==> inputs of run G <==
## IOTDF
module IOTDF( clk, rst, in_en, iot_in, fn_sel, busy, valid, iot_out);
input        clk;
input        rst;
input        in_en;
input  [7:0] iot_in;
input  [2:0] fn_sel;
output     busy;
output reg valid;
output reg [127:0] iot_out;
parameter GRAY2BIN = 3'b001; 
parameter FIR      = 3'b010; 
reg [9:0] counter;
reg [9:0] counter_delay1;
reg [9:0] counter_delay2;
reg [127:0] iot_data;
reg [127:0] prep_to_out;
reg [127:0] prep_to_output;
reg [127:0] wait_to;
always @(posedge clk or posedge rst) begin
    if(rst) begin
        counter <= 0;
    end else if(in_en) begin
        if (counter == 960) counter <= 0;
        else counter <= counter + 1;
    end else begin
        counter <= counter;
    end 
end
always @(posedge clk or posedge rst) begin
    if(rst) begin
        counter_delay1 <= 0;
        counter_delay2 <= 0;
    end else if(in_en) begin
        counter_delay1 <= counter;
        counter_delay2 <= counter_delay1;
    end else begin
        counter_delay1 <= counter_delay1;
        counter_delay2 <= counter_delay2;
    end
end
always @(posedge clk or posedge rst) begin
    if(rst) begin
        iot_data <= 0;
    end else if(in_en) begin
        iot_data[7:0] <= iot_in;
        iot_data[127:8] <= iot_data[119:0];
    end else begin
        iot_data <= iot_data;
    end
end
always @(posedge clk) begin
  ...
make LEC_CHECK=0 ABC_AREA=1 CAP_MARGIN=15 CELL_PAD_IN_SITES_DETAIL_PLACEMENT=0 CELL_PAD_IN_SITES_GLOBAL_PLACEMENT=1 CORE_ASPECT_RATIO=1.29 CORE_MARGIN=5 CORE_UTILIZATION=24 CTS_CLUSTER_DIAMETER=380 GPL_ROUTABILITY_DRIVEN=1 HOLD_SLACK_MARGIN=0.02 MIN_ROUTING_LAYER=met1 PLACE_DENSITY_LB_ADDON=0.14 SETUP_SLACK_MARGIN=0.64 SLEW_MARGIN=20 finish   # period 3.08 ns
run.sh (not shown) runs the stock make flow with config.mk's settings and CLKGATE_MAP_FILE=.
==> run K (differences from run G) <==
==> flow/config.mk (replaced) <==
export PLATFORM = sky130hd
export DESIGN_NAME = IOTDF
export DESIGN_NICKNAME = IOTDF
export VERILOG_FILES = /design/flow/design.v
export SDC_FILE = /design/flow/constraint.sdc
export NUM_CORES = 4
export LEC_CHECK = 0
export CAP_MARGIN = 20
export CORE_MARGIN = 2
export CORE_UTILIZATION = 65
export CTS_CLUSTER_SIZE = 54
export PLACE_DENSITY = 0.6
export SETUP_SLACK_MARGIN = -0.38
export SLEW_MARGIN = 20
export TNS_END_PERCENT = 5
==> flow/constraint.sdc (replaced) <==
create_clock -name core_clock -period 6.86 [get_ports {clk}]
set_input_delay 1.3720 -clock core_clock [delete_from_list [all_inputs] [get_ports {clk}]]
set_output_delay 1.3720 -clock core_clock [all_outputs]
set_load 0.01 [all_outputs]
==> run F (differences from run G) <==
==> flow/config.mk (replaced) <==
export PLATFORM = sky130hd
export DESIGN_NAME = IOTDF
export DESIGN_NICKNAME = IOTDF
export VERILOG_FILES = /design/flow/design.v
export SDC_FILE = /design/flow/constraint.sdc
export NUM_CORES = 4
export LEC_CHECK = 0
export CAP_MARGIN = 20
export CELL_PAD_IN_SITES_GLOBAL_PLACEMENT = 3
export CORE_ASPECT_RATIO = 0.67
export CORE_MARGIN = 2
export CORE_UTILIZATION = 40
export CTS_CLUSTER_SIZE = 87
export GPL_ROUTABILITY_DRIVEN = 0
export GPL_TIMING_DRIVEN = 0
export HOLD_SLACK_MARGIN = -0.07
export MIN_ROUTING_LAYER = met2
export PLACE_DENSITY = 0.6
export SETUP_SLACK_MARGIN = 0.21
export SLEW_MARGIN = 20
export TNS_END_PERCENT = 50
==> flow/constraint.sdc (replaced) <==
create_clock -name core_clock -period 10.0 [get_ports {clk}]
set_input_delay 2.0000 -clock core_clock [delete_from_list [all_inputs] [get_ports {clk}]]
set_output_delay 2.0000 -clock core_clock [all_outputs]
set_load 0.01 [all_outputs]
==> summary of the runs <==
Run G produced a layout that fails on setup timing. Run F completed with no timing, DRC or antenna violations. Run K produced a clean layout.
Against run K, the routed wire length of run F is larger by 30%.
Against run F, the worst hold slack of run K is higher by 0.0028 ns.
Via count, highest first: run F, run G, run K.
Synthesized cell count: run F is smaller than run G (21%).
In run G the global-route usage is lower than in run K, by 16 points.
In area after synthesis, run F and run K do not differ.

---

==> inputs of run a <==
==> flow/design.v <==
`timescale 1ns/10ps
module IOTDF( clk, rst, in_en, iot_in, fn_sel, busy, valid, iot_out);
input        clk;
input        rst;
input        in_en;
input  [7:0] iot_in;
input  [2:0] fn_sel;
output     busy;
output reg valid;
output reg [127:0] iot_out;
parameter GRAY2BIN = 3'b001; 
parameter FIR      = 3'b010; 
reg [9:0] counter;
reg [9:0] counter_delay1;
reg [9:0] counter_delay2;
reg [127:0] iot_data;
reg [127:0] prep_to_out;
reg [127:0] prep_to_output;
reg [127:0] wait_to;
always @(posedge clk or posedge rst) begin
    if(rst) begin
        counter <= 0;
    end else if(in_en) begin
        if (counter == 960) counter <= 0;
        else counter <= counter + 1;
    end else begin
        counter <= counter;
    end 
end
always @(posedge clk or posedge rst) begin
    if(rst) begin
        counter_delay1 <= 0;
        counter_delay2 <= 0;
    end else if(in_en) begin
        counter_delay1 <= counter;
        counter_delay2 <= counter_delay1;
    end else begin
        counter_delay1 <= counter_delay1;
        counter_delay2 <= counter_delay2;
    end
end
always @(posedge clk or posedge rst) begin
    if(rst) begin
        iot_data <= 0;
    end else if(in_en) begin
        iot_data[7:0] <= iot_in;
        iot_data[127:8] <= iot_data[119:0];
    end else begin
        iot_data <= iot_data;
    end
end
always @(posedge clk) begin
    if(!rst && in_en) begin
        wait_to <= iot_data;
    end else begin
        wait_to <= wait_to;
    end
end
integer idx;
always @(*) begin
    if(rst) begin
        prep_to_out = 0;
        prep_to_output = 0;
    end else if(in_en) begin
        if(fn_sel == GRAY2BIN) begin
            if (counter_delay1[3:0] == 15) begin
                prep_to_output = 0;
                prep_to_out[127] = iot_data[127];
                for (idx = 126; idx >= 0; idx = idx - 1) begin
                    prep_to_out[idx] = prep_to_out[idx + 1] ^ iot_data[idx];
                end
            end else begin
                prep_to_out = 0;
                prep_to_output = 0;
            end
        end else if(fn_sel == FIR) begin
            if (counter_delay1[3:0] == 15) begin
                prep_to_out = iot_data;
                prep_to_output = 0;
            end else if (counter_delay2[3:0] == 15) begin
                prep_to_out = wait_to;
                prep_to_output[127:120] = (((prep_to_out[127:120] * 8'd5) >> 3)+ 1) >> 1;
                prep_to_output[119:112] = ((((prep_to_out[119:112] * 8'd5)+(prep_to_out[127:120] * 8'd9)) >> 3)+ 1) >> 1;
                prep_to_output[111:104] = ((((prep_to_out[111:104] * 8'd5)+(prep_to_out[119:112] * 8'd9)+(prep_to_out[127:120] * 8'd2)) >>3)+ 1) >> 1;
                prep_to_output[103:96] = ((((prep_to_out[103:96] * 8'd5)+(prep_to_out[111:104] * 8'd9)+(prep_to_out[119:112] * 8'd2)) >>3)+ 1) >> 1;
                prep_to_output[95:88] = ((((prep_to_out[95:88] * 8'd5)+(prep_to_out[103:96] * 8'd9)+(prep_to_out[111:104] * 8'd2)) >>3)+ 1) >> 1;
                prep_to_output[87:80] = ((((prep_to_out[87:80] * 8'd5)+(prep_to_out[95:88] * 8'd9)+(prep_to_out[103:96] * 8'd2)) >>3)+ 1) >> 1;
                prep_to_output[79:72] = ((((prep_to_out[79:72] * 8'd5)+(prep_to_out[87:80] * 8'd9)+(prep_to_out[95:88] * 8'd2)) >>3)+ 1) >> 1;
                prep_to_output[71:64] = ((((prep_to_out[71:64] * 8'd5)+(prep_to_out[79:72] * 8'd9)+(prep_to_out[87:80] * 8'd2)) >>3)+ 1) >> 1;
                prep_to_output[63:56] = ((((prep_to_out[63:56] * 8'd5)+(prep_to_out[71:64] * 8'd9)+(prep_to_out[79:72] * 8'd2)) >>3)+ 1) >> 1;
                prep_to_output[55:48] = ((((prep_to_out[55:48] * 8'd5)+(prep_to_out[63:56] * 8'd9)+(prep_to_out[71:64] * 8'd2)) >>3)+ 1) >> 1;
                prep_to_output[47:40] = ((((prep_to_out[47:40] * 8'd5)+(prep_to_out[55:48] * 8'd9)+(prep_to_out[63:56] * 8'd2)) >>3)+ 1) >> 1;
                prep_to_output[39:32] = ((((prep_to_out[39:32] * 8'd5)+(prep_to_out[47:40] * 8'd9)+(prep_to_out[55:48] * 8'd2)) >>3)+ 1) >> 1;
                prep_to_output[31:24] = ((((prep_to_out[31:24] * 8'd5)+(prep_to_out[39:32] * 8'd9)+(prep_to_out[47:40] * 8'd2)) >>3)+ 1) >> 1;
                prep_to_output[23:16] = ((((prep_to_out[23:16] * 8'd5)+(prep_to_out[31:24] * 8'd9)+(prep_to_out[39:32] * 8'd2)) >>3)+ 1) >> 1;
                prep_to_output[15:8] = ((((prep_to_out[15:8] * 8'd5)+(prep_to_out[23:16] * 8'd9)+(prep_to_out[31:24] * 8'd2)) >>3)+ 1) >> 1;
                prep_to_output[7:0] = ((((prep_to_out[7:0] * 8'd5)+(prep_to_out[15:8] * 8'd9)+(prep_to_out[23:16] * 8'd2)) >>3)+ 1) >> 1;
            end else begin
                prep_to_out = 0;
                prep_to_output = 0;
            end
        end else begin
            prep_to_out = 0;
            prep_to_output = 0;
        end
    end else begin
        prep_to_out = 0;
        prep_to_output = 0;
    end
end
assign busy = 0;
always @(posedge clk or posedge rst) begin
    if(rst) begin
        valid <= 0;
    end else if(in_en) begin
        case(fn_sel)
            GRAY2BIN: begin
                if (counter_delay1[3:0] == 15) begin
                    valid <= 1;
                end else begin
                    valid <= 0;
                end
            end
            FIR: begin
                if (counter_delay2[3:0] == 15) begin
                    valid <= 1;
                end else begin
                    valid <= 0;
                end
            end
            default: begin
                valid <= 0;
            end
        endcase
    end
end
always @(posedge clk or posedge rst) begin
    if(rst) begin
        iot_out <= 0;
    end else if(in_en) begin
        case(fn_sel)
            GRAY2BIN: begin
                if (counter_delay1[3:0] == 15) begin
                    iot_out <= prep_to_out;
                end
            end
            FIR: begin
                if (counter_delay2[3:0] == 15) begin
                    iot_out <= prep_to_output;
                end 
            end
            default: begin
                iot_out <= 1'b0;
            end
        endcase
    end
end
endmodule
==> flow/run.sh <==
#!/bin/bash
# the make line also repeats each setting of config.mk as NAME=value (left out here)
make -C /OpenROAD-flow-scripts/flow DESIGN_CONFIG=/design/flow/config.mk WORK_HOME=/design/flow/orfs CLKGATE_MAP_FILE= finish
==> flow/config.mk <==
export PLATFORM = sky130hd
export DESIGN_NAME = IOTDF
export DESIGN_NICKNAME = IOTDF
export VERILOG_FILES = /design/flow/design.v
export SDC_FILE = /design/flow/constraint.sdc
export NUM_CORES = 4
export LEC_CHECK = 0
export CAP_MARGIN = 30
export CORE_MARGIN = 2
export CORE_UTILIZATION = 71
export CTS_CLUSTER_DIAMETER = 29
export CTS_CLUSTER_SIZE = 39
export MAX_ROUTING_LAYER = met4
export SETUP_SLACK_MARGIN = 1.15
export SLEW_MARGIN = 20
==> flow/constraint.sdc <==
create_clock -name core_clock -period 4.5 [get_ports {clk}]
set_input_delay 0.9000 -clock core_clock [delete_from_list [all_inputs] [get_ports {clk}]]
set_output_delay 0.9000 -clock core_clock [all_outputs]
set_load 0.01 [all_outputs]
==> run b: changes against run a <==
- CAP_MARGIN: 30 -> 20
- CORE_UTILIZATION: 71 -> 40
- CTS_CLUSTER_DIAMETER: 29 -> unset
- CTS_CLUSTER_SIZE: 39 -> unset
- MAX_ROUTING_LAYER: met4 -> unset
- PLACE_DENSITY: unset -> 0.6
- SETUP_SLACK_MARGIN: 1.15 -> unset
==> flow/constraint.sdc (replaced) <==
create_clock -name core_clock -period 5.16 [get_ports {clk}]
set_input_delay 1.0320 -clock core_clock [delete_from_list [all_inputs] [get_ports {clk}]]
set_output_delay 1.0320 -clock core_clock [all_outputs]
set_load 0.01 [all_outputs]
==> run c: changes against run a <==
- CAP_MARGIN: 30 -> 20
- CORE_UTILIZATION: 71 -> 72
- CTS_CLUSTER_SIZE: 39 -> 41
- PLACE_DENSITY: unset -> 0.6
- SETUP_SLACK_MARGIN: 1.15 -> unset
==> flow/constraint.sdc (replaced) <==
create_clock -name core_clock -period 4.42 [get_ports {clk}]
set_input_delay 0.8840 -clock core_clock [delete_from_list [all_inputs] [get_ports {clk}]]
set_output_delay 0.8840 -clock core_clock [all_outputs]
set_load 0.01 [all_outputs]
==> run d: changes against run a <==
- CAP_MARGIN: 30 -> 20
- CORE_UTILIZATION: 71 -> 48
- CTS_CLUSTER_DIAMETER: 29 -> unset
- CTS_CLUSTER_SIZE: 39 -> unset
- MAX_ROUTING_LAYER: met4 -> unset
- SETUP_SLACK_MARGIN: 1.15 -> 1.52
==> flow/constraint.sdc (replaced) <==
create_clock -name core_clock -period 5.21 [get_ports {clk}]
set_input_delay 1.0420 -clock core_clock [delete_from_list [all_inputs] [get_ports {clk}]]
set_output_delay 1.0420 -clock core_clock [all_outputs]
set_load 0.01 [all_outputs]
==> summary.txt <==
Results of an implementation run.

The number of levels the H-tree was split into is 3. It got as far as global routing (5_1_grt) and failed there. The total clock buffers created by CTS is 95. The run stopped with a tool error. After legalization and detailed placement, the total HPWL measured roughly 73 mm. Once placement completed, the tool counted placed cells totaling 4,072.

The post-placement cell area is between 0.03 and 0.04 sq mm. Per the post-place timing report, worst setup slack is -112 ps. The first error in the log reads "[ERROR DPL-0038] Utilization greater than 100%, impossible to legalize". Before placement the cells fill 72.0% of the core.
(the above is from run a)
==> summary.txt <==
Results of an implementation run.

The tool reported: "[ERROR GRT-0232] Routing congestion too high. Check the congestion heatmap in the GUI". The run stopped with a tool error. The initial core utilization is 72.6%. The H-tree generated during clock tree synthesis spans 3 levels. Clock tree synthesis inserted a total of 95 buffers. The last flow stage reached is global routing (5_1_grt). After legalization and detailed placement, the total HPWL measured 73.3 mm.

The number of instances in the placed design is 4,150.
(the above is from run c)
==> summary.txt <==
Physical implementation

The number of levels the H-tree was split into is 2. Including well taps, the total number of placed cells is around 4.5k. The flow ran to the end and the layout has no timing, DRC or antenna violations.

Setup repair after global routing left no endpoint under its margin. The initial core utilization is 40.5%. After legalization and detailed placement, the total HPWL measured 70.3 mm.
(the above is from run b)
==> summary.txt <==
Physical implementation

The total clock buffers created by CTS is 47. The post-placement cell area is approximately 0.039 sq mm. The flow ran to the end and the layout has no timing, DRC or antenna violations. The initial core utilization is between 40% and 50%. The worst setup timing slack at the placement stage is 396 ps. Counting flops with an async set or reset pin after synthesis yields a share of between 60% and 70%.

The number of levels the H-tree was split into is 2.
(the above is from run d)
